== build 27 ==
## gift_shop_part1
module gift_shop_part1(
    input clk, 
    input rst,
    input [31:0] data_in,   
    input valid_in,         
    output ready,       
    output reg finished,
    output reg [63:0] result
);
Size in the first run: about 2,300 flip-flops, about 200,000 sq um of cells after synthesis.
clock: 7.43 ns
lec_check: 0
abc_area: 1
cap_margin: 15
core_aspect_ratio: 1.25
core_margin: 2
core_utilization: 40
cts_cluster_size: 12
gpl_routability_driven: 0
gpl_timing_driven: 1
max_routing_layer: met4
setup_slack_margin: 2.18
slew_margin: 0
run.sh (not shown) runs the stock make flow with config.mk's settings and CLKGATE_MAP_FILE=.
Final checks on build 27, whose flow otherwise completed, came back failing, citing setup timing.
### build 27 -> build 22
Settings: a deleted GPL_ROUTABILITY_DRIVEN that had been 0; an added PLACE_DENSITY of 0.6; a change of SLEW_MARGIN from 0 to 20; a deleted SETUP_SLACK_MARGIN that had been 2.18; a deleted ABC_AREA that had been 1; a deleted GPL_TIMING_DRIVEN that had been 1; a change of CAP_MARGIN from 15 to 20; a deleted CORE_ASPECT_RATIO that had been 1.25; a change of CORE_UTILIZATION from 40 to 65; a change of CTS_CLUSTER_SIZE from 12 to 40; a change of the clock period (ns, I/O delays scaled along) from 7.43 to 7.85.
Notes after the runs:
- Delta (build 22 minus build 27): power fell 24%, synthesized area fell 4500 sq um, antenna cell count rose 3.
- Build 22: flow complete, layout not clean; failing: setup timing
- Looking at timing endpoint of the critical path, the stage13_prod_partial[63] result is from build 22; the stage13_prod_partial[28] one comes from build 27.
Edits applied to the flow inputs when going from build 22 to build 52:
Settings: putting CTS_CLUSTER_DIAMETER at 71 where nothing was set; putting TNS_END_PERCENT at 85 where nothing was set; clearing CTS_CLUSTER_SIZE, which used to be 40; clearing MAX_ROUTING_LAYER, which used to be met4; putting PLACE_DENSITY_LB_ADDON at 0.04 where nothing was set; clearing PLACE_DENSITY, which used to be 0.6; swapping 7.85 for 11.9 in the clock period (ns, I/O delays scaled along).
==> comparison <==
Build 52 has completed all stages; timing, DRC and antenna checks passed.
Lower global-route usage was reported by build 52, not build 22.
Higher clock-buffer cell count goes to build 22 over build 52.
Reg2reg setup slack delta (build 52 − build 22): favourable
Build 52 vs build 22: non-clock buffer count down
Depth of the worst register-to-register path (build 52 over build 22): decrease, about 18%
Diff build 22 -> build 52 | multi-input logic area | down slightly
The synthesis-to-layout area growth of build 52 falls short of that of build 22 by 4.6 points.
The post-layout instance area reported for build 52 is smaller than that of build 22 by 4.1%.
#### Input delta (build 86 over build 52)
Settings: a deleted TNS_END_PERCENT that had been 85; an added PLACE_DENSITY of 0.6; a change of CORE_UTILIZATION from 65 to 34; a deleted PLACE_DENSITY_LB_ADDON that had been 0.04; a deleted CTS_CLUSTER_DIAMETER that had been 71; a change of the clock period (ns, I/O delays scaled along) from 11.9 to 12.1.
==> results <==
[compare] base=build 52 new=build 86: register-to-register slack rose 0.12 ns; combinational power share rose 0.3 points. Cmp build 86 vs build 52: number of antenna violations at the first check in global routing lower in build 86. A capture point of the worst path of stage9_prod_partial[63] is what build 52 shows, while stage13_prod_partial[63] belongs to build 86. Taking build 52 as the reference, in build 86 total length of routed met2 wires -3300 um; logic area now sits at about the same level; wire length decreased by 1.1% relative to the old numbers; met3 routed wirelength lower. [compare] base=build 52 new=build 86: register clock-pin slew on the reported worst setup and hold paths rose by 0.02 ns; layout overhead on the synthesized area went up; share of the cycle needed by the critical path after routing shows a reduction of 0.72 points; count of port buffers added during placement did not really move.

gift_shop_part1 again, from the RTL that the note above started with.
clock: 7.69 ns
lec_check: 0
cap_margin: 5
core_aspect_ratio: 1.0
core_margin: 2
core_utilization: 72
cts_cluster_size: 13
hold_slack_margin: 0.3
place_density_lb_addon: 0.02
setup_slack_margin: -0.57
slew_margin: 40
The first run completed, yet does not pass: negative setup slack.
Then changed:
==> flow/config.mk (replaced) <==
export PLATFORM = sky130hd
export DESIGN_NAME = gift_shop_part1
export DESIGN_NICKNAME = gift_shop_part1
export VERILOG_FILES = /design/flow/design.v
export SDC_FILE = /design/flow/constraint.sdc
export NUM_CORES = 4
export LEC_CHECK = 0
export CAP_MARGIN = 5
export CORE_MARGIN = 2
export CORE_UTILIZATION = 72
export CTS_CLUSTER_SIZE = 24
export HOLD_SLACK_MARGIN = 0.28
export PLACE_DENSITY = 0.6
export SETUP_SLACK_MARGIN = 1.38
export SLEW_MARGIN = 20
==> flow/constraint.sdc (replaced) <==
create_clock -name core_clock -period 9.05 [get_ports {clk}]
set_input_delay 1.8100 -clock core_clock [delete_from_list [all_inputs] [get_ports {clk}]]
set_output_delay 1.8100 -clock core_clock [all_outputs]
set_load 0.01 [all_outputs]
The changed run ran to the end with no violations.
Via count barely changes.
Sequential cell count is unchanged.
Total power fell by roughly a tenth.
Sequential power fell by about a fifth.
Area after synthesis is unchanged.
Clock-buffer cell count fell by 22.
Setup slack gains 1100 ps.
Final area barely changes.
Then changed:
--- a/flow/config.mk
+++ b/flow/config.mk
@@ -9,7 +9,6 @@
 export CORE_MARGIN = 2
 export CORE_UTILIZATION = 72
-export CTS_CLUSTER_SIZE = 24
-export HOLD_SLACK_MARGIN = 0.28
-export PLACE_DENSITY = 0.6
-export SETUP_SLACK_MARGIN = 1.38
-export SLEW_MARGIN = 20
+export CTS_CLUSTER_DIAMETER = 135
+export CTS_CLUSTER_SIZE = 25
+export SETUP_SLACK_MARGIN = 1.17
+export SLEW_MARGIN = 30
==> flow/constraint.sdc (replaced) <==
create_clock -name core_clock -period 7.95 [get_ports {clk}]
set_input_delay 1.5900 -clock core_clock [delete_from_list [all_inputs] [get_ports {clk}]]
set_output_delay 1.5900 -clock core_clock [all_outputs]
set_load 0.01 [all_outputs]
Outcome: The changed run ran to the end with violations: negative setup slack; total power climbs by 12%; global-route usage drops by 0.23 points; wire length drops by 0.52%.
Then changed:
--- a/flow/config.mk
+++ b/flow/config.mk
@@ -6,9 +6,11 @@
 export NUM_CORES = 4
 export LEC_CHECK = 0
-export CAP_MARGIN = 5
+export CAP_MARGIN = 35
+export CELL_PAD_IN_SITES_GLOBAL_PLACEMENT = 1
 export CORE_MARGIN = 2
 export CORE_UTILIZATION = 72
 export CTS_CLUSTER_DIAMETER = 135
 export CTS_CLUSTER_SIZE = 25
-export SETUP_SLACK_MARGIN = 1.17
+export PLACE_DENSITY = 0.95
+export SETUP_SLACK_MARGIN = -0.68
 export SLEW_MARGIN = 30
==> flow/constraint.sdc (replaced) <==
create_clock -name core_clock -period 6.9 [get_ports {clk}]
set_input_delay 1.3800 -clock core_clock [delete_from_list [all_inputs] [get_ports {clk}]]
set_output_delay 1.3800 -clock core_clock [all_outputs]
set_load 0.01 [all_outputs]
Outcome:
- The changed run completed, yet does not pass: negative setup slack
- global-route usage goes down by 0.73 points
- power goes up by 8.3%
- first-iteration DRC count goes down by 9.3%
- sequential power goes up by 15%
- wire length goes down by 2.3%
- non-clock buffer count goes up by 76
- utilization goes down by 0.35 points
Then changed:
==> flow/config.mk (replaced) <==
export PLATFORM = sky130hd
export DESIGN_NAME = gift_shop_part1
export DESIGN_NICKNAME = gift_shop_part1
export VERILOG_FILES = /design/flow/design.v
export SDC_FILE = /design/flow/constraint.sdc
export NUM_CORES = 4
export LEC_CHECK = 0
export CAP_MARGIN = 20
export CORE_MARGIN = 2
export CORE_UTILIZATION = 40
export PLACE_DENSITY = 0.6
export SLEW_MARGIN = 20
==> flow/constraint.sdc (replaced) <==
create_clock -name core_clock -period 9.54 [get_ports {clk}]
set_input_delay 1.9080 -clock core_clock [delete_from_list [all_inputs] [get_ports {clk}]]
set_output_delay 1.9080 -clock core_clock [all_outputs]
set_load 0.01 [all_outputs]
Effect: This time the run ran to the end with no violations; final area stays flat; final cell count rises by 11%; die size rises by 79%; non-clock buffer count falls by 753; fmax falls by 6.8%; power falls by 34%.
Then changed:
--- a/flow/config.mk
+++ b/flow/config.mk
@@ -8,5 +8,8 @@
 export CAP_MARGIN = 20
 export CORE_MARGIN = 2
-export CORE_UTILIZATION = 40
+export CORE_UTILIZATION = 66
+export CTS_CLUSTER_DIAMETER = 44
+export CTS_CLUSTER_SIZE = 35
+export MAX_ROUTING_LAYER = met4
 export PLACE_DENSITY = 0.6
 export SLEW_MARGIN = 20
==> flow/constraint.sdc (replaced) <==
create_clock -name core_clock -period 7.86 [get_ports {clk}]
set_input_delay 1.5720 -clock core_clock [delete_from_list [all_inputs] [get_ports {clk}]]
set_output_delay 1.5720 -clock core_clock [all_outputs]
set_load 0.01 [all_outputs]
=>
- Now the flow finished but fails on negative setup slack
- total power came out higher by 55%
- routed wire length came out higher by 7.0%
- worst setup slack is worse by 1100 ps
- clock power came out higher by 46%
- synthesized cell count stays the same
- worst hold slack is better by 5.2 ps
- sequential power came out higher by 21%
- area after synthesis does not change
- utilization came out higher by 31 points
- fmax came out higher by 6.4%
- final area came out higher by 3.8%
No activity file was given, so power comes from the tool's default toggle rates.
